==> design/flow/design.v <==
`timescale 1ns / 1ps
module clockDivider(input clk, rst, output reg clk_out, output tick);
reg [31:0] count; 
parameter n = 20;
always @ (posedge(clk), posedge(rst)) begin 
if (rst == 1'b1)
count <= 32'b0;
else if (count == n-1)
count <= 32'b0;
else
count <= count + 1;
end
always @ (posedge(clk), posedge(rst)) begin
if (rst == 1'b1)
clk_out <= 1'b0;
else if (count == n-1)
  clk_out <= ~clk_out;
else
 clk_out <= clk_out;
end
assign tick = (count == n-1) & ~clk_out;
endmodule
`timescale 1ns / 1ps
module refreshCounter(
input clk,
input rst,
input en,
output reg[1:0] refreshcounter
    );
    always@(posedge clk, posedge rst)
    if (rst)
    refreshcounter <= 2'd0;
    else if (en)
    refreshcounter <= refreshcounter +1; 
endmodule
`timescale 1ns / 1ps
module anodeControl(
input [1:0] refreshcounter,
output reg [3:0] anode
    );
    always @(refreshcounter)
    begin 
    case(refreshcounter)
    2'b00:
      anode= 4'b1110;
    2'b01:
      anode= 4'b1101;
    2'b10:
      anode= 4'b1011;
    2'b11:
      anode= 4'b0111;
      endcase
      end
endmodule
`timescale 1ns / 1ps
module increment(
input clk,
input rst,
input en,
input button,
output reg [3:0]in 
    );
        reg push_f;
       reg push_sync;
       reg push_sync_f;
       wire push_edge;
       always@(posedge clk, posedge rst) begin
       if (rst) begin
           push_f <= 1'b0;
           push_sync <= 1'b0;
       end else if (en) begin
           push_f <= button;
           push_sync <= push_f;    
       end
       end
       always @(posedge clk, posedge rst) begin
       if (rst) begin
           push_sync_f <= 1'b0;
       end else if (en) begin
           push_sync_f <= push_sync;
           end
       end
       assign push_edge = push_sync & ~push_sync_f;
       always @(posedge clk, posedge rst)
       begin
       if(rst)begin
       in<=0;
       end
       else if (en && push_edge)
       begin
          if (in!=9)
          in<=in+1;
          else
          in<=0;
          end
      end
endmodule
module operations(
input clk,
input en,
input [4:0] operation,
input reset,
input [3:0] dig1, dig2, dig3, dig4,
output reg [13:0] result,
output reg  negative_sign,
output reg dot
    );
    reg [7:0] num1, num2;
    always @(posedge clk) begin
      if (en) begin
        if (reset == 1) begin
            num1 <= 0;
            num2 <= 0;
        end
        else begin
            num1 <= (dig1 * 10) + dig2;
            num2 <= (dig3 * 10) + dig4;
        end
      end
    end
    always @(posedge (clk))
     begin
      if (en) begin
        if (reset == 1) begin
            result <= 16'b0;
             negative_sign <= 0;
             dot<=0;
        end
        else if (operation[0] == 1) begin     
            result <= num1 + num2;
             negative_sign <= 0;
             dot<=1;
        end
        else if (operation[1] == 1) begin     
          if (num1==num2) begin
                      result <= 0;
                      negative_sign <= 0;
                      dot<=1;
                  end
            if (num1>num2) begin
                result <= num1 - num2;
                negative_sign <= 0;
                dot<=1;
            end
            if (num2>num1) begin
                result <= num2 - num1;
                negative_sign <=  1;
                dot<=1;
            end
        end
        else if (operation[2] == 1) begin     
            result <= num1 * num2;
             negative_sign <= 0;
             dot<=1;
        end
        else if (operation[3] == 1) begin     
            result <= (num2 == 0) ? 14'd0 : num1 / num2;
             negative_sign <= 0;
            dot<=1;
        end
         else if (operation[4] == 1) begin     
                   result<= (num1 *100) + num2;
                    negative_sign <= 0;
                   dot<=0;
               end
        else
        begin
        result<= (num1 *100) + num2;
        negative_sign <= 0;
        dot<=0;
        end
      end
   end
endmodule
`timescale 1ns / 1ps
module seperate_results(input clk,
input en,
input [13:0] result,
output reg [3:0] final1, final2, final3, final4
    );
    always @(posedge clk) begin
        if (en) begin
        final1<= (result)%10;
        final2<= (result/10)%10;
        final3<= (result/100)%10;
        final4<= (result/1000)%10;
        end
    end
endmodule
module seven_seg(
input clk,
input rst,
input en,
input [3:0] in,
input dot,
output reg [7:0] out
    );
    always @(posedge(clk)) begin
                  if (en) begin
                    case(in)
                        4'b0000:             
                        out[6:0] <= 7'b0000001;    
                        4'b0001:             
                         out[6:0] <= 7'b1001111;
                        4'b0010:             
                         out[6:0] <= 7'b0010010; 
                        4'b0011:             
                         out[6:0] <= 7'b0000110;
                        4'b0100:             
                         out[6:0] <= 7'b1001100;
                        4'b0101:             
                         out[6:0] <= 7'b0100100;
                        4'b0110:             
                         out[6:0] <= 7'b0100000;
                        4'b0111:             
                         out[6:0] <= 7'b0001111;
                        4'b1000:             
                         out[6:0] <= 7'b0000000;
                        4'b1001:             
                         out[6:0] <= 7'b0000100;
                        4'b1010: 
                         out[6:0] <= 7'b1111110;                        
                        default:
                         out[6:0] <= out[6:0];
                    endcase 
                    out[7] <= dot;
                  end
    end
endmodule
`timescale 1ns / 1ps
module BCDcontrol(
input [7:0] digit1,
input [7:0] digit2,
input [7:0] digit3,
input [7:0] digit4,
input [1:0] refreshcounter,
output reg [7:0] outDigit
    );
    always @(*)
        begin 
        case(refreshcounter)
        2'd0:
          outDigit= digit1;
        2'd1:
          outDigit= digit2;
        2'd2:
          outDigit= digit3;
        2'd3:
          outDigit= digit4;
          endcase
          end
endmodule
module topmodule( input clk,
input rst,
output [3:0] anode,
output [7:0] cathode,
input B1, B2, B3, B4,
input [4:0] operation);
wire refreshclock;
wire refreshtick;
wire [1:0] refreshcounter;
wire [3:0] digit1;
wire [3:0] digit2;
wire [3:0] digit3;
wire [3:0] digit4;
wire [7:0] digit1disp;
wire [7:0] digit2disp;
wire [7:0] digit3disp;
wire [7:0] digit4disp;
wire dot;
wire [3:0] final1, final2, final3, final4; 
wire [13:0] result;     
wire negative_sign;                
clockDivider refreshclockGenerator( .clk(clk),.clk_out(refreshclock),.tick(refreshtick),.rst(rst));
refreshCounter counter(.clk(clk),.rst(rst),.en(refreshtick),.refreshcounter(refreshcounter));
anodeControl anodeControl(.refreshcounter(refreshcounter),.anode(anode));
increment case1(.clk(clk), .en(refreshtick), .rst(rst),.button(B1),.in(digit1));
increment case2(.clk(clk), .en(refreshtick), .rst(rst),.button(B2),.in(digit2));
increment case3(.clk(clk), .en(refreshtick), .rst(rst),.button(B3),.in(digit3));
increment case4(.clk(clk), .en(refreshtick), .rst(rst),.button(B4),.in(digit4));
operations operate(.clk(clk), .en(refreshtick),.operation(operation), .reset(rst), .dig1(digit1), .dig2(digit2), .dig3(digit3),.dig4(digit4), .result(result), .negative_sign(negative_sign),.dot(dot));
seperate_results seperate(.clk(clk), .en(refreshtick), .result(result), .final1(final1), .final2(final2), .final3(final3), .final4(final4));
seven_seg display1(.clk(clk), .en(refreshtick),.in(final1),.dot(1'b1),.rst(rst),.out(digit1disp));
seven_seg display2(.clk(clk), .en(refreshtick),.in(final2),.dot(1'b1),.rst(rst),.out(digit2disp));
seven_seg display3(.clk(clk), .en(refreshtick),.in(final3),.dot(dot),.rst(rst),.out(digit3disp));
seven_seg display4(.clk(clk), .en(refreshtick),.in((negative_sign) ? 4'b1010 : final4),.dot(1'b1),.rst(rst),.out(digit4disp)); 
BCDcontrol control(.digit1(digit1disp), .digit2(digit2disp),.digit3(digit3disp), .digit4(digit4disp),.refreshcounter(refreshcounter),.outDigit(cathode));
endmodule
==> design/flow/run.sh <==
#!/bin/bash
# the make line also repeats each setting of config.mk as NAME=value (left out here)
make -C /OpenROAD-flow-scripts/flow DESIGN_CONFIG=/design/flow/config.mk WORK_HOME=/design/flow/orfs CLKGATE_MAP_FILE= finish
==> design/flow/config.mk <==
export PLATFORM = sky130hd
export DESIGN_NAME = topmodule
export DESIGN_NICKNAME = topmodule
export VERILOG_FILES = /design/flow/design.v
export SDC_FILE = /design/flow/constraint.sdc
export NUM_CORES = 4
export LEC_CHECK = 0
export ABC_AREA = 0
export CAP_MARGIN = 20
export CELL_PAD_IN_SITES_DETAIL_PLACEMENT = 0
export CELL_PAD_IN_SITES_GLOBAL_PLACEMENT = 3
export CORE_ASPECT_RATIO = 1.49
export CORE_MARGIN = 2
export CORE_UTILIZATION = 72
export CTS_CLUSTER_DIAMETER = 376
export MAX_ROUTING_LAYER = met4
export MIN_ROUTING_LAYER = met1
export PLACE_DENSITY = 0.35
export SETUP_SLACK_MARGIN = 5.0
export SLEW_MARGIN = 30
==> design/flow/constraint.sdc <==
create_clock -name core_clock -period 24.5 [get_ports {clk}]
set_input_delay 4.9000 -clock core_clock [delete_from_list [all_inputs] [get_ports {clk}]]
set_output_delay 4.9000 -clock core_clock [all_outputs]
set_load 0.01 [all_outputs]
==> metrics.yaml, run 1 <==
status: "stopped before the end"
stop_stage: "3_1_place_gp_skip_io"
error: "[ERROR GPL-0301] Utilization 156.298 % exceeds 100%."
yosys.area.top_type: "ha_1"
syn_nets: 2799
die_w_microns: 142
die_area_sq_mm: 0.0297
synth_area_sq_mm: 0.0204
ys_types: 109
fp.coreArea_sq_mm: 0.0281
synthArstFlopShare_pct: 45.0
num_rows: 75
die_h_microns: 209
synth-edff-count: 77
ys_warn_count: 8
flop_cell: "edfxtp_1"
yosysMostFrequentCell: "nor2_1"
syn_area_per_cell_sq_um: 8.06
synth_flops: 140
synthAoiAreaFrac_pct: 24.8
mux_share_pct: 4.23
synth.logic.top_family: "AND-OR/OR-AND gates"
ys_sh_adder_pct: 18.2
ys_sh_simple_pct: 21.3
ys_seq_share_pct: 19.1
ys_area_sq_mm: 0.0204
xor_area_share_pct: 7.00
synthCells: 2530
synthTopCellsByCount: "nor2_1, ha_1, nand2_1"
floorplanUtilization_pct: 72.7
yosys_cells: 2530
top_cell_area_share_pct: 13.0
top_cells_by_area: "ha_1, edfxtp_1, dfrtp_1"
==> run 2: changes to the inputs <==
Settings changed: ABC_AREA 0 to 1, CAP_MARGIN 20 to 5, CELL_PAD_IN_SITES_DETAIL_PLACEMENT 0 to not set, CELL_PAD_IN_SITES_GLOBAL_PLACEMENT 3 to not set, CORE_ASPECT_RATIO 1.49 to not set, CORE_UTILIZATION 72 to 68, CTS_CLUSTER_DIAMETER 376 to not set, MAX_ROUTING_LAYER met4 to not set, MIN_ROUTING_LAYER met1 to not set, PLACE_DENSITY 0.35 to not set, SETUP_SLACK_MARGIN 5.0 to -1.3, SLEW_MARGIN 30 to 20.
Clock period 24.5 ns to 19.3 ns, I/O delays scaled along.
==> metrics.yaml, run 2 <==
log.warning_count: 68
holdBufCountCts: 0
fin_crit_sh_pct: 120
synthTopCellsByCount: "nand2_1, inv_1, nor2_1"  # was nor2_1, ha_1, nand2_1
pwr-share-comb_pct: 2.5
ys_warn_count: 8  # unchanged
top_cell_area_share_pct: 13.2  # was 13.0%
crit_path_end_kind: "flop"
violations: "negative setup slack"
num_rows: 63  # was 75
cp.depth: 166
boundaryPins: 23
finalMaxSlewViolations: 0
p_sw_mw: 0.179
pre_cts_slack_ps: -2990
h-tree-depth: 4
clock_skew_ps: 15.6
whs_endpoint: "display3.out[7]"
cts.path.max_buffers: 2
arrival_ps: 23310
grt_util_all_layers_pct: 36.5
syn_area_per_cell_sq_um: 6.72  # was 8.06 sq um
worst_ir_drop_vdd_mv: 0.0599
crit_end: "operate.result[0]"
crit_path_start_kind: "flop"
ys_area_sq_mm: 0.0202  # was 0.0204 sq mm
routed-via-count: 22000
grt_pass1_wl_microns: 93600
r2r_slack_ps: -3830
reg2reg_from: "operate.num1[6]"
cts_buffers: 17
max_slew_margin_pct: 39.3
cts_sinks: 140
setup_violations: 3
internal-power_mw: 0.495
ys_sh_simple_pct: 31.4  # was 21.3%
clk_pin_slew_ps: 80
status: "finished with violations"  # was stopped before the end
die_h_microns: 176  # was 209 microns
synthCells: 3000  # was 2530
final_nets: 3616
area_growth_syn_to_layout_pct: 21.4
grt_pass1_vias: 20700
period_needed_ps: 23130
p_comb_mw: 0.0166
final.setup.tns_ps: -6300
dp_cells: 3604
worstPathRequired_ps: 19480
xor_area_share_pct: 6.47  # was 7.00%
worstRegToRegCells: 166
synth_flops: 140  # unchanged
overflow: 0
powerDensity_mw_per_mm2: 27.5
hold_viol_final: 0
powerSeq_mw: 0.314
rsz0062_at_grt: "yes"
worstHoldStart: "operate.dot"
timing.critical_path.mode_cell: "nand2_2"
synth-edff-count: 77  # unchanged
slowest_delay_ps: 430
worstSkewPairLatency_ps: 450
r2r-end: "operate.result[0]"
setup_slack_ps: -3830
synth.logic.top_family: "simple AND/OR/NAND/NOR gates"  # was AND-OR/OR-AND gates
path_delay_family: "AND-OR/OR-AND gates"
ant_nets: 0
min_path_cells: 0
synth_area_sq_mm: 0.0202  # was 0.0204 sq mm
clkPwrFrac_pct: 50.9
mux_share_pct: 0.0993  # was 4.23%
ys_seq_share_pct: 19.3  # was 19.1%
drtIter0Drc: 1942
hold_class: "reg2reg"
seq_power_share_pct: 46.7
worst-path-max-fanout: 8
tritoncts: "built"
flop_cell: "edfxtp_1"  # unchanged
fin_cells: 3751
vias_per_cell: 5.87
die_area_sq_mm: 0.0310  # was 0.0297 sq mm
portBuffers: 21
critical_path_class: "reg2reg"
drcViolationCount: 0
floorplanUtilization_pct: 68.6  # was 72.7%
yosys_cells: 3000  # was 2530
fmaxAchievable_mhz: 43.2
antenna_found_initial: 1
cellLeakagePower_nw: 13.3
utilization_pct: 83.2
power_leader: "the clock network"
design_area_sq_mm: 0.0245
synthAoiAreaFrac_pct: 13.7  # was 24.8%
p_sw_share_pct: 26.5
cp_slowest_cell: "edfxtp_1"
ys_types: 64  # was 109
placed_area_sq_mm: 0.0226
p_clk_mw: 0.343
yosys.area.top_type: "ha_1"  # unchanged
cts-root-buf: "clkbuf_16"
max_cap_violations: 0
nFillCells: 1819
routabilityCongestion: 0.928
grt_max_degree: 72
top_cells_by_area: "ha_1, nand2_1, edfxtp_1"  # was ha_1, edfxtp_1, dfrtp_1
crit_path_start: "operate.num1[6]"
syn_nets: 3269  # was 2799
firstDrtPassIters: 8
hpwlAfterDp_microns: 41700
wl_microns: 63400
ys_sh_adder_pct: 17.7  # was 18.2%
fp.coreArea_sq_mm: 0.0294  # was 0.0281 sq mm
synthArstFlopShare_pct: 45.0  # unchanged
die_w_microns: 176  # was 142 microns
wl_per_cell_microns: 16.9
critPathBufInv: 29
yosysMostFrequentCell: "nand2_1"  # was nor2_1
tightest_slew_ps: 908
run 2: routing by layer:
| metal | wire length [microns] | global-route usage, % | up-vias |
|---|---|---|---|
| li1 | - | - | 10500 |
| met1 | 23300 | 40.2 | 10100 |
| met2 | 31200 | 68.3 | 1053 |
| met3 | 4630 | 5.04 | 409 |
| met4 | 4330 | 18.7 | 0 |
| met5 | 0 | 0 | - |
run 2: final cells by class:
type | instances | area [sq um] | share of cell area, %
clock buffers | 17 | 425 | 1.74
well taps | 390 | 488 | 1.99
multi-input cells | 2275 | 14500 | 59.4
clock inverters | 15 | 184 | 0.752
flip-flops and latches | 140 | 3890 | 15.9
diodes | 1 | 2.50 | 0.0102
inverters | 526 | 1980 | 8.10
repair buffers | 387 | 2970 | 12.1
run 2: what timing repair did:
| item | CTS | global route |
|---|---|---|
| buffers inserted | 63 | 52 |
| setup endpoints to repair | 2 | 2 |
| pin swaps | 52 | 113 |
| gates resized | 38 | 80 |
| gates cloned | 1 | 0 |
| hold endpoints to repair | 0 | 0 |
run 2: per-stage QoR:
stage	hold slack [ps]	total power, mW
after global placement	409	0.335
after detailed placement	407	0.336
after global routing	432	0.685
after CTS	423	0.669
after floorplan	400	0.330
final	421	0.673
==> run 3: changes to the inputs <==
Settings changed: ABC_AREA 1 to not set, CAP_MARGIN 5 to 20, CELL_PAD_IN_SITES_DETAIL_PLACEMENT set to 0, CELL_PAD_IN_SITES_GLOBAL_PLACEMENT set to 3, CORE_ASPECT_RATIO set to 0.67, CORE_UTILIZATION 68 to 65, MAX_ROUTING_LAYER set to met4, MIN_ROUTING_LAYER set to met1, PLACE_DENSITY_LB_ADDON set to 0.02, SETUP_SLACK_MARGIN -1.3 to 5.0, SLEW_MARGIN 20 to 30.
Clock period 19.3 ns to 35.1 ns, I/O delays scaled along.
==> metrics.yaml, run 3 <==
yosys.area.top_type: "ha_1"  # unchanged
ys_types: 109  # was 64
stop_stage: "3_1_place_gp_skip_io"
ys_area_sq_mm: 0.0204  # was 0.0202 sq mm
top_cell_area_share_pct: 13.0  # was 13.2%
ys_sh_simple_pct: 21.3  # was 31.4%
die_h_microns: 149  # was 176 microns
synthTopCellsByCount: "nor2_1, ha_1, nand2_1"  # was nand2_1, inv_1, nor2_1
error: "[ERROR FLW-0024] Place density exceeds 1.0 (current PLACE_DENSITY_LB_ADDON =  0.02). Please check if the value of  PLACE_DENSITY_LB_ADDON is between 0 and 0.99."
synth-edff-count: 77  # unchanged
die_area_sq_mm: 0.0328  # was 0.0310 sq mm
num_rows: 53  # was 63
floorplanUtilization_pct: 65.5  # was 68.6%
synthCells: 2530  # was 3000
synthAoiAreaFrac_pct: 24.8  # was 13.7%
ys_seq_share_pct: 19.1  # was 19.3%
yosysMostFrequentCell: "nor2_1"  # was nand2_1
synthArstFlopShare_pct: 45.0  # unchanged
xor_area_share_pct: 7.00  # was 6.47%
flop_cell: "edfxtp_1"  # unchanged
fp.coreArea_sq_mm: 0.0311  # was 0.0294 sq mm
ys_sh_adder_pct: 18.2  # was 17.7%
ys_warn_count: 8  # unchanged
synth.logic.top_family: "AND-OR/OR-AND gates"  # was simple AND/OR/NAND/NOR gates
synth_area_sq_mm: 0.0204  # was 0.0202 sq mm
mux_share_pct: 4.23  # was 0.0993%
status: "stopped before the end"  # was finished with violations
yosys_cells: 2530  # was 3000
synth_flops: 140  # unchanged
top_cells_by_area: "ha_1, edfxtp_1, dfrtp_1"  # was ha_1, nand2_1, edfxtp_1
syn_area_per_cell_sq_um: 8.06  # was 6.72 sq um
syn_nets: 2799  # was 3269
die_w_microns: 220  # was 176 microns
==> run 4: changes to the inputs <==
Settings changed: ABC_AREA set to 0, CELL_PAD_IN_SITES_DETAIL_PLACEMENT 0 to not set, CELL_PAD_IN_SITES_GLOBAL_PLACEMENT 3 to not set, CORE_ASPECT_RATIO 0.67 to not set, CORE_UTILIZATION 65 to 44, CTS_CLUSTER_DIAMETER set to 389, GPL_ROUTABILITY_DRIVEN set to 1, MIN_ROUTING_LAYER met1 to met2, PLACE_DENSITY_LB_ADDON 0.02 to 0.06, SETUP_SLACK_MARGIN 5.0 to 1.65, SLEW_MARGIN 30 to 35.
Clock period 35.1 ns to 32.0 ns, I/O delays scaled along.
==> metrics.yaml, run 4 <==
slowest_delay_ps: 460
hpwlAfterDp_microns: 43500
mux_share_pct: 4.23  # unchanged
p_sw_mw: 0.0983
crit_path_start: "operate.num1[5]"
clock_skew_ps: 14.0
yosysMostFrequentCell: "nor2_1"  # unchanged
crit_end: "operate.result[0]"
comb_area_sq_mm: 0.0155
flop_cell: "edfxtp_1"  # unchanged
log.warning_count: 63
grt.met3_usage_pct: 50.2
synth_flops: 140  # unchanged
fp.coreArea_sq_mm: 0.0456  # was 0.0311 sq mm
p_clk_mw: 0.202
internal-power_mw: 0.304
r2r_slack_ps: 3590
final_nets: 2766
worstRegToRegCells: 134
max_cap_violations: 0
cp_slowest_cell: "nor3b_1"
ys_types: 109  # unchanged
power_leader: "the clock network"
overflow: 0
ys_sh_adder_pct: 18.2  # unchanged
grt-busiest-layer: "met3"
critPathBufInv: 8
critical_path_class: "reg2reg"
tritoncts: "built"
setup_slack_ps: 3590
routabilityCongestion: 1.01
syn_area_per_cell_sq_um: 8.06  # unchanged
cts.path.max_buffers: 2
min_path_cells: 1
worst_ir_drop_vdd_mv: 0.0326
clkPwrFrac_pct: 50.3
clk_pin_slew_ps: 70
yosys.area.top_type: "ha_1"  # unchanged
setup_violations: 0
worstHoldStart: "case4.in[0]"
grt_max_degree: 64
firstDrtPassIters: 8
syn_nets: 2799  # unchanged
vias_per_cell: 8.48
r2r-end: "operate.result[0]"
final.setup.tns_ps: 0
ys_seq_share_pct: 19.1  # unchanged
h-tree-depth: 4
ys_sh_simple_pct: 21.3  # unchanged
die_h_microns: 219  # was 149 microns
cp.depth: 134
arrival_ps: 28600
tightest_slew_ps: 949
worstPathRequired_ps: 32190
boundaryPins: 23
powerDensity_mw_per_mm2: 18.3
routed-via-count: 26400
xor_area_share_pct: 7.00  # unchanged
cts_sinks: 140
die_w_microns: 219  # was 220 microns
ant_nets: 0
pre_cts_slack_ps: 1450
drtIter0Drc: 4786
whs_endpoint: "case4.in[0]"
crit_path_start_kind: "flop"
p_sw_share_pct: 24.5
synthCells: 2530  # unchanged
ys_warn_count: 8  # unchanged
finalMaxSlewViolations: 0
rsz0062_at_grt: "no"
antenna_found_initial: 1
max_slew_margin_pct: 36.2
holdBufCountCts: 0
period_needed_ps: 28410
wl_per_cell_microns: 19.3
cts-root-buf: "clkbuf_16"
floorplanUtilization_pct: 44.7  # was 65.5%
drcViolationCount: 0
cellLeakagePower_nw: 9.40
hold_viol_final: 0
synth-edff-count: 77  # unchanged
nFillCells: 4440
fin_crit_sh_pct: 88.8
crit_path_end_kind: "flop"
seq_power_share_pct: 47.1
ys_area_sq_mm: 0.0204  # unchanged
cts_buffers: 17
fmaxAchievable_mhz: 35.2
hold_class: "reg2reg"
synth.logic.top_family: "AND-OR/OR-AND gates"  # unchanged
portBuffers: 21
timing.critical_path.mode_cell: "o21a_1"
top_cell_area_share_pct: 13.0  # unchanged
p_comb_mw: 0.0101
area_growth_syn_to_layout_pct: 7.86
die_area_sq_mm: 0.0481  # was 0.0328 sq mm
status: "no timing/DRC/antenna violations"  # was stopped before the end
grt_util_all_layers_pct: 39.1
grt_pass1_wl_microns: 95300
total_power_mw: 0.402
seq_area_sq_mm: 0.00389
top_cells_by_area: "ha_1, edfxtp_1, dfrtp_1"  # unchanged
reg2reg_from: "operate.num1[5]"
worst-path-max-fanout: 14
wl_microns: 60100
synthTopCellsByCount: "nor2_1, ha_1, nand2_1"  # unchanged
synthAoiAreaFrac_pct: 24.8  # unchanged
synth_area_sq_mm: 0.0204  # unchanged
synthArstFlopShare_pct: 45.0  # unchanged
worstSkewPairLatency_ps: 450
grt_use_met1_pct: 0
powerSeq_mw: 0.189
num_rows: 78  # was 53
path_delay_family: "AND-OR/OR-AND gates"
grt_pass1_vias: 27400
fin_hold_ws_ps: 479
yosys_cells: 2530  # unchanged
pwr-share-comb_pct: 2.5
met2_usage_pct: 46.7
[run 4: repair_timing]
item	in CTS	in global routing
pin swaps	1	2
resized	0	20
endpoints found under the setup margin	1	2
buffers inserted	3	14
[run 4: final cells by class]
type	count	area share, %
antenna	2	0.0228
clock buffer	17	1.93
clock inverter	15	0.774
inverter	161	2.87
multi-input combinational	2109	70.6
sequential	140	17.7
tap	600	3.41
timing repair buffer	68	2.65
[run 4: per-stage QoR]
step | cell area (sq um) | utilization [%] | std cells
finish | 22000 | 48.2 | 3112
global route | 22000 | 48.2 | 3111
CTS | 21700 | 47.6 | 3095
detailed placement | 21100 | 46.3 | 3060
global placement | 21100 | 46.3 | 3060
floorplan | 20400 | - | 2530
[run 4: metal layers]
layer / vias up / part of all wire, %
li1: 9186 / -
met1: 9367 / 0
met2: 7094 / 52
met3: 746 / 40
met4: 0 / 8.6
met5: - / 0
==> run 5: changes to the inputs <==
Settings changed: ABC_AREA 0 to 1, CORE_UTILIZATION 44 to 70, CTS_CLUSTER_DIAMETER 389 to not set, GPL_ROUTABILITY_DRIVEN 1 to not set, MAX_ROUTING_LAYER met4 to not set, MIN_ROUTING_LAYER met2 to not set, PLACE_DENSITY set to 0.65, PLACE_DENSITY_LB_ADDON 0.06 to not set, SETUP_SLACK_MARGIN 1.65 to -0.5, SLEW_MARGIN 35 to 20, TNS_END_PERCENT set to 5.
Clock period 32.0 ns to 21.6 ns, I/O delays scaled along.
==> metrics.yaml, run 5 <==
clkPwrFrac_pct: 51.1  # was 50.3%
tritoncts: "built"  # unchanged
synthAoiAreaFrac_pct: 13.7  # was 24.8%
r2r_slack_ps: -3050  # was 3590 ps
synth.logic.top_family: "simple AND/OR/NAND/NOR gates"  # was AND-OR/OR-AND gates
grt_pass1_wl_microns: 89100  # was 95300 microns
fin_crit_sh_pct: 114  # was 88.8%
finalMaxSlewViolations: 0  # unchanged
powerDensity_mw_per_mm2: 25.7  # was 18.3 mW/mm^2
die_w_microns: 174  # was 219 microns
worst_ir_drop_vdd_mv: 0.0379  # was 0.0326 mV
synth_area_sq_mm: 0.0202  # was 0.0204 sq mm
cp.depth: 153  # was 134
path_delay_family: "AND-OR/OR-AND gates"  # unchanged
flop_cell: "edfxtp_1"  # unchanged
crit_path_start: "operate.num1[7]"  # was operate.num1[5]
floorplanUtilization_pct: 70.6  # was 44.7%
rsz0062_at_grt: "yes"  # was no
yosysMostFrequentCell: "nand2_1"  # was nor2_1
cts.path.max_buffers: 2  # unchanged
drcViolationCount: 0  # unchanged
yosys_cells: 3000  # was 2530
clock_skew_ps: 16.0  # was 14.0 ps
drtIter0Drc: 2054  # was 4786
pre_cts_slack_ps: -938  # was 1450 ps
cts_sinks: 140  # unchanged
fin_cells: 3595  # was 3112
top_cell_area_share_pct: 13.2  # was 13.0%
ys_sh_simple_pct: 31.4  # was 21.3%
worstSkewPairLatency_ps: 440  # was 450 ps
ys_seq_share_pct: 19.3  # was 19.1%
syn_area_per_cell_sq_um: 6.72  # was 8.06 sq um
antenna_found_initial: 1  # unchanged
wl_per_cell_microns: 17.5  # was 19.3 microns
overflow: 0  # unchanged
synth_flops: 140  # unchanged
wl_microns: 63000  # was 60100 microns
cts_buffers: 17  # unchanged
synthTopCellsByCount: "nand2_1, inv_1, nor2_1"  # was nor2_1, ha_1, nand2_1
h-tree-depth: 4  # unchanged
ys_warn_count: 8  # unchanged
mux_share_pct: 0.0993  # was 4.23%
r2r-end: "operate.result[0]"  # unchanged
grt_util_all_layers_pct: 35.2  # was 39.1%
yosys.area.top_type: "ha_1"  # unchanged
setup_slack_ps: -3050  # was 3590 ps
synthCells: 3000  # was 2530
whs_endpoint: "seperate.final1[0]"  # was case4.in[0]
clk_pin_slew_ps: 70  # about the same
firstDrtPassIters: 9  # was 8
synthArstFlopShare_pct: 45.0  # unchanged
cts-root-buf: "clkbuf_16"  # unchanged
reg2reg_from: "operate.num1[7]"  # was operate.num1[5]
vias_per_cell: 6.07  # was 8.48
ant_nets: 0  # unchanged
crit_end: "operate.result[0]"  # unchanged
p_clk_mw: 0.309  # was 0.202 mW
synth-edff-count: 77  # unchanged
worstPathRequired_ps: 21770  # was 32190 ps
min_path_cells: 0  # was 1
final_nets: 3466  # was 2766
pwr-share-comb_pct: 2.5  # about the same
worstRegToRegCells: 153  # was 134
ys_sh_adder_pct: 17.7  # was 18.2%
timing.critical_path.mode_cell: "a21o_1"  # was o21a_1
crit_path_end_kind: "flop"  # unchanged
setup_violations: 2  # was 0
critical_path_class: "reg2reg"  # unchanged
period_needed_ps: 24650  # was 28410 ps
die_area_sq_mm: 0.0302  # was 0.0481 sq mm
power_leader: "the clock network"  # unchanged
internal-power_mw: 0.457  # was 0.304 mW
worst-path-max-fanout: 10  # was 14
violations: "negative setup slack"
grt_max_degree: 73  # was 64
hpwlAfterDp_microns: 40500  # was 43500 microns
routabilityCongestion: 0.940  # was 1.01
total_power_mw: 0.604  # was 0.402 mW
hold_class: "reg2reg"  # unchanged
seq_power_share_pct: 46.5  # was 47.1%
utilization_pct: 82.3  # was 48.2%
grt_pass1_vias: 19900  # was 27400
portBuffers: 21  # unchanged
ys_types: 64  # was 109
top_cells_by_area: "ha_1, nand2_1, edfxtp_1"  # was ha_1, edfxtp_1, dfrtp_1
routed-via-count: 21800  # was 26400
tightest_slew_ps: 1080  # was 949 ps
fmaxAchievable_mhz: 40.6  # was 35.2 MHz
die_h_microns: 174  # was 219 microns
worstHoldStart: "operate.result[0]"  # was case4.in[0]
status: "finished with violations"  # was no timing/DRC/antenna violations
cellLeakagePower_nw: 12.6  # was 9.40 nW
log.warning_count: 67  # was 63
dp_cells: 3493  # was 3060
p_sw_mw: 0.147  # was 0.0983 mW
boundaryPins: 23  # unchanged
xor_area_share_pct: 6.47  # was 7.00%
powerSeq_mw: 0.281  # was 0.189 mW
p_sw_share_pct: 24.4  # was 24.5%
hold_viol_final: 0  # unchanged
area_growth_syn_to_layout_pct: 16.5  # was 7.86%
fp.coreArea_sq_mm: 0.0285  # was 0.0456 sq mm
slowest_delay_ps: 660  # was 460 ps
ys_area_sq_mm: 0.0202  # was 0.0204 sq mm
arrival_ps: 24820  # was 28600 ps
max_slew_margin_pct: 27.2  # was 36.2%
max_cap_violations: 0  # unchanged
critPathBufInv: 24  # was 8
cp_slowest_cell: "xnor2_1"  # was nor3b_1
p_comb_mw: 0.0150  # was 0.0101 mW
final.setup.tns_ps: -4460  # was 0 ps
syn_nets: 3269  # was 2799
num_rows: 62  # was 78
crit_path_start_kind: "flop"  # unchanged
run 5: metrics by stage:
stage                     hold WS, ps  area (sq um)
after floorplan                   400         20300
after global placement            408         21700
after detailed placement          412         21700
after CTS                         425         22600
after global routing              440         23500
final                             421         23500
run 5: final cells by class:
cell class,instances,area (sq um)
Fill cell,1831,5070
Clock buffer,18,450
Sequential cell,140,3890
Inverter,526,1990
Clock inverter,14,165
Timing Repair Buffer,238,1850
Multi-Input combinational cell,2274,14700
Antenna cell,1,2.50
Tap cell,384,480
run 5: repair_timing:
action,4_1_cts,5_1_grt
pin swaps,28,113
resized,24,135
endpoints found under the setup margin,1,2
hold buffers,0,0
buffers inserted,17,55
gates cloned,0,0
run 5: per-layer routing:
layer | global-route usage (%) | vias up | wire length (microns)
met3 | 3.46 | 486 | 5110
li1 | - | 10200 | -
met2 | 65.8 | 1258 | 30500
met4 | 15.5 | 0 | 4930
met1 | 40.7 | 9938 | 22500
met5 | 0 | - | 0
==> run 6: changes to the inputs <==
Settings changed: ABC_AREA 1 to not set, CORE_UTILIZATION 70 to 40, PLACE_DENSITY 0.65 to not set, SETUP_SLACK_MARGIN -0.5 to not set, TNS_END_PERCENT 5 to not set.
Clock period 21.6 ns to 35.9 ns, I/O delays scaled along.
==> metrics.yaml, run 6 <==
status: "no timing/DRC/antenna violations"  # was finished with violations
ys_sh_simple_pct: 21.3  # was 31.4%
grt_pass1_wl_microns: 91100  # was 89100 microns
tightest_slew_ps: 1010  # was 1080 ps
period_needed_ps: 30310  # was 24650 ps
max_cap_violations: 0  # unchanged
max_slew_margin_pct: 32.7  # was 27.2%
yosys.area.top_type: "ha_1"  # unchanged
fin_crit_sh_pct: 84.4  # was 114%
crit_end: "operate.result[0]"  # unchanged
path_delay_family: "AND-OR/OR-AND gates"  # unchanged
flop_cell: "edfxtp_1"  # unchanged
synth_flops: 140  # unchanged
seq_power_share_pct: 49.2  # was 46.5%
r2r-end: "operate.result[0]"  # unchanged
vias_per_cell: 5.98  # was 6.07
fin_hold_ws_ps: 475  # was 421 ps
die_area_sq_mm: 0.0528  # was 0.0302 sq mm
cp.depth: 133  # was 153
num_rows: 82  # was 62
setup_violations: 0  # was 2
reg2reg_from: "operate.num1[6]"  # was operate.num1[7]
worstRegToRegCells: 133  # was 153
crit_path_start: "operate.num1[6]"  # was operate.num1[7]
fp.coreArea_sq_mm: 0.0503  # was 0.0285 sq mm
arrival_ps: 30440  # was 24820 ps
portBuffers: 21  # unchanged
crit_path_end_kind: "flop"  # unchanged
grt_util_all_layers_pct: 20.5  # was 35.2%
area_growth_syn_to_layout_pct: 6.43  # was 16.5%
grt_pass1_vias: 18100  # was 19900
die_w_microns: 230  # was 174 microns
routabilityCongestion: 0.957  # was 0.940
floorplanUtilization_pct: 40.6  # was 70.6%
synthTopCellsByCount: "nor2_1, ha_1, nand2_1"  # was nand2_1, inv_1, nor2_1
worstPathRequired_ps: 36030  # was 21770 ps
hold_class: "reg2reg"  # unchanged
overflow: 0  # unchanged
tritoncts: "built"  # unchanged
syn_area_per_cell_sq_um: 8.06  # was 6.72 sq um
clock_skew_ps: 9.69  # was 16.0 ps
powerDensity_mw_per_mm2: 15.8  # was 25.7 mW/mm^2
hold_viol_final: 0  # unchanged
top_cell_area_share_pct: 13.0  # was 13.2%
antenna_found_initial: 1  # unchanged
wl_microns: 54400  # was 63000 microns
p_comb_mw: 0.00840  # was 0.0150 mW
synthArstFlopShare_pct: 45.0  # unchanged
xor_area_share_pct: 7.00  # was 6.47%
cts_setup_buffers: 0  # was 17
rsz0062_at_grt: "no"  # was yes
boundaryPins: 23  # unchanged
min_path_cells: 1  # was 0
routed-via-count: 18900  # was 21800
pwr-share-comb_pct: 2.4  # was 2.5%
cts_sinks: 140  # unchanged
synthCells: 2530  # was 3000
mux_share_pct: 4.23  # was 0.0993%
clkPwrFrac_pct: 48.3  # was 51.1%
cp_slowest_cell: "edfxtp_1"  # was xnor2_1
setup_slack_ps: 5590  # was -3050 ps
slowest_delay_ps: 670  # was 660 ps
final.setup.tns_ps: 0  # was -4460 ps
powerSeq_mw: 0.169  # was 0.281 mW
cts_resized: 0  # was 24
hpwlAfterDp_microns: 41100  # was 40500 microns
whs_endpoint: "case4.in[0]"  # was seperate.final1[0]
p_clk_mw: 0.166  # was 0.309 mW
critPathBufInv: 10  # was 24
firstDrtPassIters: 6  # was 9
grt_max_degree: 64  # was 73
critical_path_class: "reg2reg"  # unchanged
synth_area_sq_mm: 0.0204  # was 0.0202 sq mm
power_leader: "registers"  # was the clock network
ys_types: 109  # was 64
log.warning_count: 63  # was 67
cts_buffers: 17  # unchanged
synthAoiAreaFrac_pct: 24.8  # was 13.7%
internal-power_mw: 0.263  # was 0.457 mW
ys_warn_count: 8  # unchanged
worstHoldStart: "case4.in[0]"  # was operate.result[0]
ant_nets: 0  # unchanged
syn_nets: 2799  # was 3269
yosys_cells: 2530  # was 3000
fmaxAchievable_mhz: 33.0  # was 40.6 MHz
clk_pin_slew_ps: 60  # was 70 ps
cts.path.max_buffers: 2  # unchanged
finalMaxSlewViolations: 0  # unchanged
pre_cts_slack_ps: 5800  # was -938 ps
worstSkewPairLatency_ps: 430  # was 440 ps
total_power_mw: 0.343  # was 0.604 mW
wl_per_cell_microns: 17.2  # was 17.5 microns
top_cells_by_area: "ha_1, edfxtp_1, dfrtp_1"  # was ha_1, nand2_1, edfxtp_1
r2r_slack_ps: 5590  # was -3050 ps
fin_cells: 3161  # was 3595
ys_area_sq_mm: 0.0204  # was 0.0202 sq mm
final_nets: 2744  # was 3466
dp_cells: 3128  # was 3493
holdBufCountCts: 0  # unchanged
synth-edff-count: 77  # unchanged
worst_ir_drop_vdd_mv: 0.0360  # was 0.0379 mV
die_h_microns: 230  # was 174 microns
p_sw_mw: 0.0797  # was 0.147 mW
cts-root-buf: "clkbuf_16"  # unchanged
worst-path-max-fanout: 14  # was 10
drtIter0Drc: 1407  # was 2054
drcViolationCount: 0  # unchanged
synth.logic.top_family: "AND-OR/OR-AND gates"  # was simple AND/OR/NAND/NOR gates
ys_sh_adder_pct: 18.2  # was 17.7%
ys_seq_share_pct: 19.1  # was 19.3%
crit_path_start_kind: "flop"  # unchanged
p_sw_share_pct: 23.2  # was 24.4%
cellLeakagePower_nw: 9.28  # was 12.6 nW
h-tree-depth: 4  # unchanged
yosysMostFrequentCell: "nor2_1"  # was nand2_1
timing.critical_path.mode_cell: "o21a_1"  # was a21o_1
==> run 6: area by class of cell <==
class / instances / area [sq um]
Tap cell: 672 / 841
Clock inverter: 13 / 105
Sequential cell: 140 / 3890
Timing Repair Buffer: 46 / 395
Antenna cell: 1 / 2.50
Inverter: 161 / 609
Fill cell: 5030 / 28600
Multi-Input combinational cell: 2109 / 15400
Clock buffer: 19 / 443
==> run 6: per-stage QoR <==
step | area [sq um] | util, %
floorplan | 20400 | -
global placement | 21100 | 42.0
detailed placement | 21100 | 42.0
CTS | 21700 | 43.1
global route | 21700 | 43.2
finish | 21700 | 43.2
==> run 6: metal layers <==
metal	up-vias	routed length, microns	global-route usage, %	part of all wire, %
li1	9221	-	-	-
met1	9079	25100	27.6	46
met2	516	25600	35.1	47
met3	73	2490	1.96	4.6
met4	0	1190	5.60	2.2
met5	-	0	0	0
==> run 7: changes to the inputs <==
Settings changed: CELL_PAD_IN_SITES_DETAIL_PLACEMENT set to 0, CELL_PAD_IN_SITES_GLOBAL_PLACEMENT set to 0, CORE_ASPECT_RATIO set to 0.67, CORE_UTILIZATION 40 to 59, MAX_ROUTING_LAYER set to met5, MIN_ROUTING_LAYER set to met1, PLACE_DENSITY set to 0.42, SETUP_SLACK_MARGIN set to 5.0, SLEW_MARGIN 20 to 30.
Clock period 35.9 ns to 27.3 ns, I/O delays scaled along.
==> metrics.yaml, run 7 <==
status: "no timing/DRC/antenna violations"  # unchanged
ys_seq_share_pct: 19.1  # unchanged
firstDrtPassIters: 5  # was 6
synthTopCellsByCount: "nor2_1, ha_1, nand2_1"  # unchanged
top_cell_area_share_pct: 13.0  # unchanged
synthCells: 2530  # unchanged
fmaxAchievable_mhz: 39.3  # was 33.0 MHz
cellLeakagePower_nw: 10.3  # was 9.28 nW
fp.coreArea_sq_mm: 0.0339  # was 0.0503 sq mm
log.warning_count: 68  # was 63
p_sw_mw: 0.108  # was 0.0797 mW
diodes: 0  # was 1
ys_sh_simple_pct: 21.3  # unchanged
grt_pass1_vias: 18600  # was 18100
yosys_cells: 2530  # unchanged
rsz0062_at_grt: "yes"  # was no
final_nets: 2942  # was 2744
tightest_slew_ps: 1010  # about the same
ys_types: 109  # unchanged
synth_area_sq_mm: 0.0204  # unchanged
p_clk_mw: 0.229  # was 0.166 mW
powerDensity_mw_per_mm2: 19.7  # was 15.8 mW/mm^2
synth-edff-count: 77  # unchanged
clock_skew_ps: 17.3  # was 9.69 ps
routabilityCongestion: 0.964  # was 0.957
p_comb_mw: 0.0113  # was 0.00840 mW
design_area_sq_mm: 0.0235  # was 0.0217 sq mm
cts_buffers: 17  # unchanged
drcViolationCount: 0  # unchanged
r2r-end: "operate.result[0]"  # unchanged
crit_end: "operate.result[0]"  # unchanged
floorplanUtilization_pct: 60.1  # was 40.6%
nFillCells: 2729  # was 5030
clk_pin_slew_ps: 60  # about the same
wl_microns: 60300  # was 54400 microns
cts-root-buf: "clkbuf_16"  # unchanged
worst_ir_drop_vdd_mv: 0.0428  # was 0.0360 mV
synth_flops: 140  # unchanged
cp.depth: 136  # was 133
mux_share_pct: 4.23  # unchanged
cp_slowest_cell: "or4_4"  # was edfxtp_1
syn_nets: 2799  # unchanged
portBuffers: 21  # unchanged
clkPwrFrac_pct: 49.6  # was 48.3%
worstHoldStart: "operate.dot"  # was case4.in[0]
h-tree-depth: 4  # unchanged
min_path_cells: 0  # was 1
flop_cell: "edfxtp_1"  # unchanged
slowest_delay_ps: 530  # was 670 ps
seq_power_share_pct: 48.0  # was 49.2%
pre_cts_slack_ps: 1040  # was 5800 ps
cts_sinks: 140  # unchanged
worstSkewPairLatency_ps: 430  # about the same
total_power_mw: 0.463  # was 0.343 mW
crit_path_end_kind: "flop"  # unchanged
die_w_microns: 231  # was 230 microns
grt_max_degree: 61  # was 64
finalMaxSlewViolations: 0  # unchanged
hold_class: "reg2reg"  # unchanged
syn_area_per_cell_sq_um: 8.06  # unchanged
worst-path-max-fanout: 7  # was 14
power_leader: "the clock network"  # was registers
wl_per_cell_microns: 19.2  # was 17.2 microns
hpwlAfterDp_microns: 43000  # was 41100 microns
p_sw_share_pct: 23.3  # was 23.2%
ys_area_sq_mm: 0.0204  # unchanged
path_delay_family: "AND-OR/OR-AND gates"  # unchanged
synthAoiAreaFrac_pct: 24.8  # unchanged
grt_util_all_layers_pct: 32.8  # was 20.5%
reg2reg_from: "operate.num1[5]"  # was operate.num1[6]
critPathBufInv: 9  # was 10
critical_path_class: "reg2reg"  # unchanged
whs_endpoint: "display3.out[7]"  # was case4.in[0]
crit_path_start_kind: "flop"  # unchanged
seq_area_sq_mm: 0.00389  # unchanged
hold_viol_final: 0  # unchanged
area_growth_syn_to_layout_pct: 15.5  # was 6.43%
r2r_slack_ps: 1870  # was 5590 ps
max_slew_margin_pct: 32.7  # about the same
internal-power_mw: 0.355  # was 0.263 mW
antenna_found_initial: 0  # was 1
xor_area_share_pct: 7.00  # unchanged
fin_hold_ws_ps: 466  # was 475 ps
top_cells_by_area: "ha_1, edfxtp_1, dfrtp_1"  # unchanged
ys_sh_adder_pct: 18.2  # unchanged
die_area_sq_mm: 0.0361  # was 0.0528 sq mm
ant_nets: 0  # unchanged
timing.critical_path.mode_cell: "o21a_1"  # unchanged
synth.logic.top_family: "AND-OR/OR-AND gates"  # unchanged
fin_crit_sh_pct: 93.1  # was 84.4%
yosysMostFrequentCell: "nor2_1"  # unchanged
placed_area_sq_mm: 0.0216  # was 0.0211 sq mm
worstRegToRegCells: 136  # was 133
setup_slack_ps: 1870  # was 5590 ps
grt_pass1_wl_microns: 96400  # was 91100 microns
synthArstFlopShare_pct: 45.0  # unchanged
overflow: 0  # unchanged
max_cap_violations: 0  # unchanged
final.setup.tns_ps: 0  # unchanged
powerSeq_mw: 0.222  # was 0.169 mW
setup_violations: 0  # unchanged
ys_warn_count: 8  # unchanged
period_needed_ps: 25430  # was 30310 ps
tritoncts: "built"  # unchanged
yosys.area.top_type: "ha_1"  # unchanged
die_h_microns: 156  # was 230 microns
boundaryPins: 23  # unchanged
cts.path.max_buffers: 2  # unchanged
crit_path_start: "operate.num1[5]"  # was operate.num1[6]
num_rows: 55  # was 82
vias_per_cell: 6.43  # was 5.98
drtIter0Drc: 2060  # was 1407
comb_area_sq_mm: 0.0160  # was 0.0154 sq mm
worstPathRequired_ps: 27460  # was 36030 ps
pwr-share-comb_pct: 2.4  # about the same
routed-via-count: 20200  # was 18900
arrival_ps: 25580  # was 30440 ps
==> run 7: cell type report <==
| class | instances | area share, % |
|---|---|---|
| clock inverter | 14 | 0.627 |
| inverter | 161 | 2.65 |
| multi-input combinational | 2109 | 67.8 |
| sequential | 140 | 16.5 |
| clock buffer | 18 | 1.82 |
| tap | 456 | 2.42 |
| timing repair buffer | 244 | 8.18 |
==> run 7: repair_timing <==
action | 4_1_cts | 5_1_grt
setup endpoints to repair | 3 | 3
pin swaps | 63 | 66
setup buffers | 97 | 31
resized | 58 | 31
hold buffers | 0 | 0
==> run 7: through the flow <==
step	cells	utilization, %
5_1_grt	3142	69.4
3_5_place_dp	2982	63.6
4_1_cts	3111	68.2
2_1_floorplan	2530	-
6_report	3142	69.4
3_3_place_gp	2982	63.6
==> run 7: layer usage <==
layer | global-route usage (%) | vias up | share of wire, %
li1 | - | 9624 | -
met1 | 48.7 | 9634 | 48
met2 | 47.8 | 875 | 41
met3 | 8.63 | 74 | 9.7
met4 | 6.05 | 0 | 1.4
met5 | 0 | - | 0
==> run 8: changes to the inputs <==
Settings changed: ABC_AREA set to 1, CELL_PAD_IN_SITES_DETAIL_PLACEMENT 0 to not set, CELL_PAD_IN_SITES_GLOBAL_PLACEMENT 0 to not set, CORE_ASPECT_RATIO 0.67 to not set, CORE_UTILIZATION 59 to 72, MAX_ROUTING_LAYER met5 to not set, MIN_ROUTING_LAYER met1 to not set, PLACE_DENSITY 0.42 to not set, SETUP_SLACK_MARGIN 5.0 to not set, SLEW_MARGIN 30 to 20.
Clock period 27.3 ns to 21.4 ns, I/O delays scaled along.
==> metrics.yaml, run 8 <==
top_cell_area_share_pct: 13.2  # was 13.0%
synth.logic.top_family: "simple AND/OR/NAND/NOR gates"  # was AND-OR/OR-AND gates
mux_share_pct: 0.0993  # was 4.23%
die_w_microns: 171  # was 231 microns
cts.path.max_buffers: 2  # unchanged
synthTopCellsByCount: "nand2_1, inv_1, nor2_1"  # was nor2_1, ha_1, nand2_1
ys_warn_count: 8  # unchanged
num_rows: 61  # was 55
ys_seq_share_pct: 19.3  # was 19.1%
ys_sh_simple_pct: 31.4  # was 21.3%
yosysMostFrequentCell: "nand2_1"  # was nor2_1
floorplanUtilization_pct: 72.8  # was 60.1%
routabilityCongestion: 0.976  # was 0.964
synth_area_sq_mm: 0.0202  # was 0.0204 sq mm
dp_cells: 3538  # was 2982
top_cells_by_area: "ha_1, nand2_1, edfxtp_1"  # was ha_1, edfxtp_1, dfrtp_1
yosys_cells: 3000  # was 2530
synthCells: 3000  # was 2530
cts_sinks: 140  # unchanged
xor_area_share_pct: 6.47  # was 7.00%
die_h_microns: 171  # was 156 microns
synthAoiAreaFrac_pct: 13.7  # was 24.8%
syn_nets: 3269  # was 2799
hpwlAfterDp_microns: 40900  # was 43000 microns
status: "stopped before the end"  # was no timing/DRC/antenna violations
synthArstFlopShare_pct: 45.0  # unchanged
cts_buffers: 17  # unchanged
die_area_sq_mm: 0.0294  # was 0.0361 sq mm
yosys.area.top_type: "ha_1"  # unchanged
portBuffers: 21  # unchanged
boundaryPins: 23  # unchanged
syn_area_per_cell_sq_um: 6.72  # was 8.06 sq um
stop_stage: "5_1_grt"
ys_sh_adder_pct: 17.7  # was 18.2%
cts-root-buf: "clkbuf_16"  # unchanged
fp.coreArea_sq_mm: 0.0277  # was 0.0339 sq mm
synth-edff-count: 77  # unchanged
h-tree-depth: 4  # unchanged
flop_cell: "edfxtp_1"  # unchanged
pre_cts_slack_ps: -1160  # was 1040 ps
synth_flops: 140  # unchanged
ys_area_sq_mm: 0.0202  # was 0.0204 sq mm
ys_types: 64  # was 109
run 8: timing repair:
item / CTS
resized: 58
buffers inserted: 55
pin swaps: 64
hold buffers: 0
endpoints found under the setup margin: 1
gates cloned: 1
run 8: per-stage QoR:
step | total power, mW | instance area [sq um] | hold slack, ps
4_1_cts | 0.595 | 23300 | 417
3_5_place_dp | 0.303 | 22100 | 408
3_3_place_gp | 0.302 | 22100 | 407
2_1_floorplan | 0.297 | 20300 | 400
==> run 9: changes to the inputs <==
Settings changed: ABC_AREA 1 to not set, CELL_PAD_IN_SITES_DETAIL_PLACEMENT set to 0, CELL_PAD_IN_SITES_GLOBAL_PLACEMENT set to 3, CORE_ASPECT_RATIO set to 0.67, MAX_ROUTING_LAYER set to met4, MIN_ROUTING_LAYER set to met1, PLACE_DENSITY set to 0.67, SETUP_SLACK_MARGIN set to 5.0, SLEW_MARGIN 20 to 30.
Clock period 21.4 ns to 32.7 ns, I/O delays scaled along.
==> metrics.yaml, run 9 <==
status: "stopped before the end"  # unchanged
stop_stage: "3_1_place_gp_skip_io"  # was 5_1_grt
error: "[ERROR GPL-0301] Utilization 156.447 % exceeds 100%."
yosys_cells: 2530  # was 3000
flop_cell: "edfxtp_1"  # unchanged
ys_sh_adder_pct: 18.2  # was 17.7%
die_w_microns: 210  # was 171 microns
mux_share_pct: 4.23  # was 0.0993%
ys_types: 109  # was 64
ys_area_sq_mm: 0.0204  # was 0.0202 sq mm
top_cell_area_share_pct: 13.0  # was 13.2%
synthAoiAreaFrac_pct: 24.8  # was 13.7%
ys_seq_share_pct: 19.1  # was 19.3%
synth-edff-count: 77  # unchanged
synthCells: 2530  # was 3000
yosys.area.top_type: "ha_1"  # unchanged
synth_area_sq_mm: 0.0204  # was 0.0202 sq mm
top_cells_by_area: "ha_1, edfxtp_1, dfrtp_1"  # was ha_1, nand2_1, edfxtp_1
xor_area_share_pct: 7.00  # was 6.47%
floorplanUtilization_pct: 73.1  # was 72.8%
synth_flops: 140  # unchanged
num_rows: 50  # was 61
ys_sh_simple_pct: 21.3  # was 31.4%
yosysMostFrequentCell: "nor2_1"  # was nand2_1
synthArstFlopShare_pct: 45.0  # unchanged
synth.logic.top_family: "AND-OR/OR-AND gates"  # was simple AND/OR/NAND/NOR gates
die_h_microns: 142  # was 171 microns
fp.coreArea_sq_mm: 0.0279  # was 0.0277 sq mm
die_area_sq_mm: 0.0297  # was 0.0294 sq mm
syn_area_per_cell_sq_um: 8.06  # was 6.72 sq um
syn_nets: 2799  # was 3269
ys_warn_count: 8  # unchanged
synthTopCellsByCount: "nor2_1, ha_1, nand2_1"  # was nand2_1, inv_1, nor2_1
==> run 10: changes to the inputs <==
Settings changed: ABC_AREA set to 0, CELL_PAD_IN_SITES_DETAIL_PLACEMENT 0 to not set, CELL_PAD_IN_SITES_GLOBAL_PLACEMENT 3 to 2, CORE_ASPECT_RATIO 0.67 to not set, CORE_MARGIN 2 to 7, CORE_UTILIZATION 72 to 15, CTS_CLUSTER_SIZE set to 65, GPL_ROUTABILITY_DRIVEN set to 0, HOLD_SLACK_MARGIN set to -0.07, MIN_ROUTING_LAYER met1 to not set, PLACE_DENSITY 0.67 to not set, PLACE_DENSITY_LB_ADDON set to 0.01, SETUP_SLACK_MARGIN 5.0 to 1.45, SLEW_MARGIN 30 to 35, TNS_END_PERCENT set to 55.
Clock period 32.7 ns to 32.0 ns, I/O delays scaled along.
==> metrics.yaml, run 10 <==
status: "no timing/DRC/antenna violations"  # was stopped before the end
design_area_sq_mm: 0.0236
grt_max_degree: 64
final_nets: 2795
worstHoldStart: "operate.dot"
setup_violations: 0
synth_flops: 140  # unchanged
slowest_delay_ps: 400
rsz0062_at_grt: "no"
crit_path_start_kind: "flop"
holdBufCountCts: 0
fmaxAchievable_mhz: 35.3
wl_per_cell_microns: 19.4
ys_seq_share_pct: 19.1  # unchanged
drcViolationCount: 0
clkPwrFrac_pct: 49.4
tightest_slew_ps: 853
xor_area_share_pct: 7.00  # unchanged
area_growth_syn_to_layout_pct: 15.6
log.warning_count: 63
worstRegToRegCells: 134
finalMaxSlewViolations: 0
internal-power_mw: 0.300
ant_nets: 0
timing.critical_path.mode_cell: "o21a_1"
grt_pass1_wl_microns: 127000
ys_sh_simple_pct: 21.3  # unchanged
fin_crit_sh_pct: 88.5
arrival_ps: 28500
fin_hold_ws_ps: 441
synthCells: 2530  # unchanged
grt_util_all_layers_pct: 11.5
path_delay_family: "AND-OR/OR-AND gates"
ys_warn_count: 8  # unchanged
nFillCells: 15200
dp_cells: 4276
synthAoiAreaFrac_pct: 24.8  # unchanged
fin_cells: 4321
syn_area_per_cell_sq_um: 8.06  # unchanged
pre_cts_slack_ps: 2020
synthTopCellsByCount: "nor2_1, ha_1, nand2_1"  # unchanged
ys_sh_adder_pct: 18.2  # unchanged
flop_cell: "edfxtp_1"  # unchanged
utilization_pct: 17.4
seq_power_share_pct: 47.7
overflow: 0
die_w_microns: 383  # was 210 microns
h-tree-depth: 4
pwr-share-comb_pct: 2.9
routed-via-count: 18600
r2r_slack_ps: 3670
whs_endpoint: "display3.out[7]"
synth.logic.top_family: "AND-OR/OR-AND gates"  # unchanged
hold_viol_final: 0
crit_path_end_kind: "flop"
die_area_sq_mm: 0.146  # was 0.0297 sq mm
synth_area_sq_mm: 0.0204  # unchanged
antenna_found_initial: 1
comb_area_sq_mm: 0.0155
synthArstFlopShare_pct: 45.0  # unchanged
worst-path-max-fanout: 9
reg2reg_from: "operate.num1[0]"
num_rows: 135  # was 50
r2r-end: "operate.result[0]"
portBuffers: 21
synth-edff-count: 77  # unchanged
worstPathRequired_ps: 32170
worstSkewPairLatency_ps: 450
seq_area_sq_mm: 0.00389
max_cap_violations: 0
powerDensity_mw_per_mm2: 16.8
syn_nets: 2799  # unchanged
placed_area_sq_mm: 0.0229
hpwlAfterDp_microns: 65200
drtIter0Drc: 885
cellLeakagePower_nw: 9.52
top_cell_area_share_pct: 13.0  # unchanged
powerSeq_mw: 0.189
yosysMostFrequentCell: "nor2_1"  # unchanged
clk_pin_slew_ps: 70
top_cells_by_area: "ha_1, edfxtp_1, dfrtp_1"  # unchanged
cp.depth: 134
yosys.area.top_type: "ha_1"  # unchanged
p_comb_mw: 0.0116
power_leader: "the clock network"
vias_per_cell: 4.31
cts_buffers: 17
p_sw_mw: 0.0968
yosys_cells: 2530  # unchanged
fp.coreArea_sq_mm: 0.135  # was 0.0279 sq mm
period_needed_ps: 28330
p_sw_share_pct: 24.4
total_power_mw: 0.397
cts-root-buf: "clkbuf_16"
max_slew_margin_pct: 42.7
floorplanUtilization_pct: 15.1  # was 73.1%
worst_ir_drop_vdd_mv: 0.0355
cts.path.max_buffers: 2
critPathBufInv: 10
grt_pass1_vias: 19100
wl_microns: 83900
final.setup.tns_ps: 0
ys_types: 109  # unchanged
cts_sinks: 140
die_h_microns: 383  # was 142 microns
boundaryPins: 23
critical_path_class: "reg2reg"
setup_slack_ps: 3670
min_path_cells: 0
mux_share_pct: 4.23  # unchanged
clock_skew_ps: 19.3
firstDrtPassIters: 8
cp_slowest_cell: "a2111oi_0"
ys_area_sq_mm: 0.0204  # unchanged
p_clk_mw: 0.196
crit_path_start: "operate.num1[0]"
hold_class: "reg2reg"
tritoncts: "built"
crit_end: "operate.result[0]"
==> run 10: metal layers <==
metal / track usage, % / wire length (microns) / up-vias
met1: 14.9 / 40300 / 9152
met3: 1.11 / 1080 / 34
li1: - / - / 9321
met4: 1.75 / 1050 / 0
met2: 20.0 / 41400 / 138
met5: - / 0 / -
==> run 10: final cells by class <==
class / count / share of cell area [%]
multi-input combinational: 2109 / 65.7
sequential: 140 / 16.5
tap: 1781 / 9.45
timing repair buffer: 97 / 3.33
inverter: 161 / 2.63
clock buffer: 19 / 1.97
clock inverter: 13 / 0.441
antenna: 1 / 0.0106
==> run 10: what timing repair did <==
item | 4_1_cts | 5_1_grt
gates resized | 0 | 12
setup endpoints to repair | 0 | 1
setup buffers | 0 | 12
==> run 11: changes to the inputs <==
Settings changed: CAP_MARGIN 20 to 40, CORE_MARGIN 7 to 2, CORE_UTILIZATION 15 to 40, CTS_CLUSTER_DIAMETER set to 373, CTS_CLUSTER_SIZE 65 to 92, GPL_ROUTABILITY_DRIVEN 0 to not set, HOLD_SLACK_MARGIN -0.07 to not set, MAX_ROUTING_LAYER met4 to not set, PLACE_DENSITY_LB_ADDON 0.01 to 0.2, SETUP_SLACK_MARGIN 1.45 to 1.34, SLEW_MARGIN 35 to 20, TNS_END_PERCENT 55 to 25.
==> metrics.yaml, run 11 <==
synth_area_sq_mm: 0.0204  # unchanged
worstRegToRegCells: 136  # was 134
power_leader: "registers"  # was the clock network
worst-path-max-fanout: 14  # was 9
final_nets: 2774  # was 2795
min_path_cells: 1  # was 0
ys_types: 109  # unchanged
critPathBufInv: 10  # unchanged
fin_hold_ws_ps: 470  # was 441 ps
p_sw_share_pct: 23.5  # was 24.4%
whs_endpoint: "case4.in[0]"  # was display3.out[7]
ys_sh_simple_pct: 21.3  # unchanged
crit_path_end_kind: "flop"  # unchanged
seq_area_sq_mm: 0.00389  # unchanged
syn_nets: 2799  # unchanged
floorplanUtilization_pct: 40.6  # was 15.1%
p_comb_mw: 0.00993  # was 0.0116 mW
path_delay_family: "AND-OR/OR-AND gates"  # unchanged
wl_microns: 57100  # was 83900 microns
grt_util_all_layers_pct: 21.7  # was 11.5%
die_h_microns: 230  # was 383 microns
area_growth_syn_to_layout_pct: 7.88  # was 15.6%
routabilityCongestion: 0.885
ys_seq_share_pct: 19.1  # unchanged
grt_pass1_wl_microns: 94200  # was 127000 microns
hold_class: "reg2reg"  # unchanged
powerDensity_mw_per_mm2: 17.5  # was 16.8 mW/mm^2
max_cap_violations: 0  # unchanged
cp_slowest_cell: "edfxtp_1"  # was a2111oi_0
comb_area_sq_mm: 0.0154  # was 0.0155 sq mm
ys_warn_count: 8  # unchanged
pwr-share-comb_pct: 2.6  # was 2.9%
synth-edff-count: 77  # unchanged
r2r-end: "operate.result[0]"  # unchanged
reg2reg_from: "operate.num1[0]"  # unchanged
rsz0062_at_grt: "no"  # unchanged
yosysMostFrequentCell: "nor2_1"  # unchanged
flop_cell: "edfxtp_1"  # unchanged
hold_viol_final: 0  # unchanged
portBuffers: 21  # unchanged
top_cell_area_share_pct: 13.0  # unchanged
r2r_slack_ps: 3770  # was 3670 ps
max_slew_margin_pct: 41.4  # was 42.7%
xor_area_share_pct: 7.00  # unchanged
status: "no timing/DRC/antenna violations"  # unchanged
worstSkewPairLatency_ps: 440  # was 450 ps
holdBufCountCts: 0  # unchanged
h-tree-depth: 4  # unchanged
p_clk_mw: 0.185  # was 0.196 mW
boundaryPins: 23  # unchanged
seq_power_share_pct: 49.3  # was 47.7%
setup_violations: 0  # unchanged
p_sw_mw: 0.0903  # was 0.0968 mW
nFillCells: 5080  # was 15200
syn_area_per_cell_sq_um: 8.06  # unchanged
top_cells_by_area: "ha_1, edfxtp_1, dfrtp_1"  # unchanged
ys_sh_adder_pct: 18.2  # unchanged
synth.logic.top_family: "AND-OR/OR-AND gates"  # unchanged
clkPwrFrac_pct: 48.1  # was 49.4%
powerSeq_mw: 0.190  # was 0.189 mW
die_w_microns: 230  # was 383 microns
yosys_cells: 2530  # unchanged
antenna_found_initial: 1  # unchanged
vias_per_cell: 5.85  # was 4.31
worst_ir_drop_vdd_mv: 0.0356  # was 0.0355 mV
tritoncts: "built"  # unchanged
cts_sinks: 140  # unchanged
crit_end: "operate.result[0]"  # unchanged
cts.path.max_buffers: 2  # unchanged
crit_path_start_kind: "flop"  # unchanged
fp.coreArea_sq_mm: 0.0503  # was 0.135 sq mm
final.setup.tns_ps: 0  # unchanged
cp.depth: 136  # was 134
hpwlAfterDp_microns: 43600  # was 65200 microns
timing.critical_path.mode_cell: "o21a_1"  # unchanged
finalMaxSlewViolations: 0  # unchanged
routed-via-count: 18700  # was 18600
arrival_ps: 28400  # was 28500 ps
fmaxAchievable_mhz: 35.4  # was 35.3 MHz
utilization_pct: 43.7  # was 17.4%
cts-root-buf: "clkbuf_16"  # unchanged
synthTopCellsByCount: "nor2_1, ha_1, nand2_1"  # unchanged
die_area_sq_mm: 0.0528  # was 0.146 sq mm
clk_pin_slew_ps: 60  # was 70 ps
period_needed_ps: 28230  # was 28330 ps
synth_flops: 140  # unchanged
crit_path_start: "operate.num1[0]"  # unchanged
internal-power_mw: 0.294  # was 0.300 mW
synthAoiAreaFrac_pct: 24.8  # unchanged
ys_area_sq_mm: 0.0204  # unchanged
clock_skew_ps: 11.7  # was 19.3 ps
grt_max_degree: 64  # unchanged
fin_crit_sh_pct: 88.2  # was 88.5%
worstHoldStart: "case4.in[0]"  # was operate.dot
slowest_delay_ps: 570  # was 400 ps
critical_path_class: "reg2reg"  # unchanged
worstPathRequired_ps: 32170  # about the same
drtIter0Drc: 1128  # was 885
firstDrtPassIters: 8  # unchanged
log.warning_count: 63  # unchanged
grt_pass1_vias: 18200  # was 19100
num_rows: 82  # was 135
cellLeakagePower_nw: 9.42  # was 9.52 nW
tightest_slew_ps: 872  # was 853 ps
synthCells: 2530  # unchanged
synthArstFlopShare_pct: 45.0  # unchanged
cts_buffers: 17  # unchanged
wl_per_cell_microns: 17.9  # was 19.4 microns
yosys.area.top_type: "ha_1"  # unchanged
ant_nets: 0  # unchanged
overflow: 0  # unchanged
mux_share_pct: 4.23  # unchanged
drcViolationCount: 0  # unchanged
-- run 11: per-layer routing --
layer  global-route usage [%]  share of wire, %
met1                     28.4                47
met5                        0                 0
met3                     2.42               3.2
met4                     7.22               2.6
met2                     37.1                47
-- run 11: metrics by stage --
| stage | std cells | setup slack [ps] | power (mW) | instance area, sq um |
|---|---|---|---|---|
| final | 3191 | 3770 | 0.384 | 22000 |
| after global routing | 3190 | 1420 | 0.400 | 22000 |
| after CTS | 3179 | 1780 | 0.390 | 21800 |
| after detailed placement | 3147 | 1890 | 0.203 | 21300 |
| after global placement | 3136 | 2320 | 0.203 | 21200 |
| after floorplan | 2530 | 5610 | 0.199 | 20400 |
-- run 11: area by class of cell --
cell class,instances,share of cell area [%]
antenna,1,0.0114
clock buffer,17,1.93
clock inverter,15,0.563
inverter,161,2.80
multi-input combinational,2109,70.2
sequential,140,17.7
tap,672,3.82
timing repair buffer,76,2.98
-- run 11: repair_timing --
action	CTS	global route
setup endpoints to repair	0	2
setup buffers	0	6
gates resized	0	11
Power and IR drop assume default switching activity.
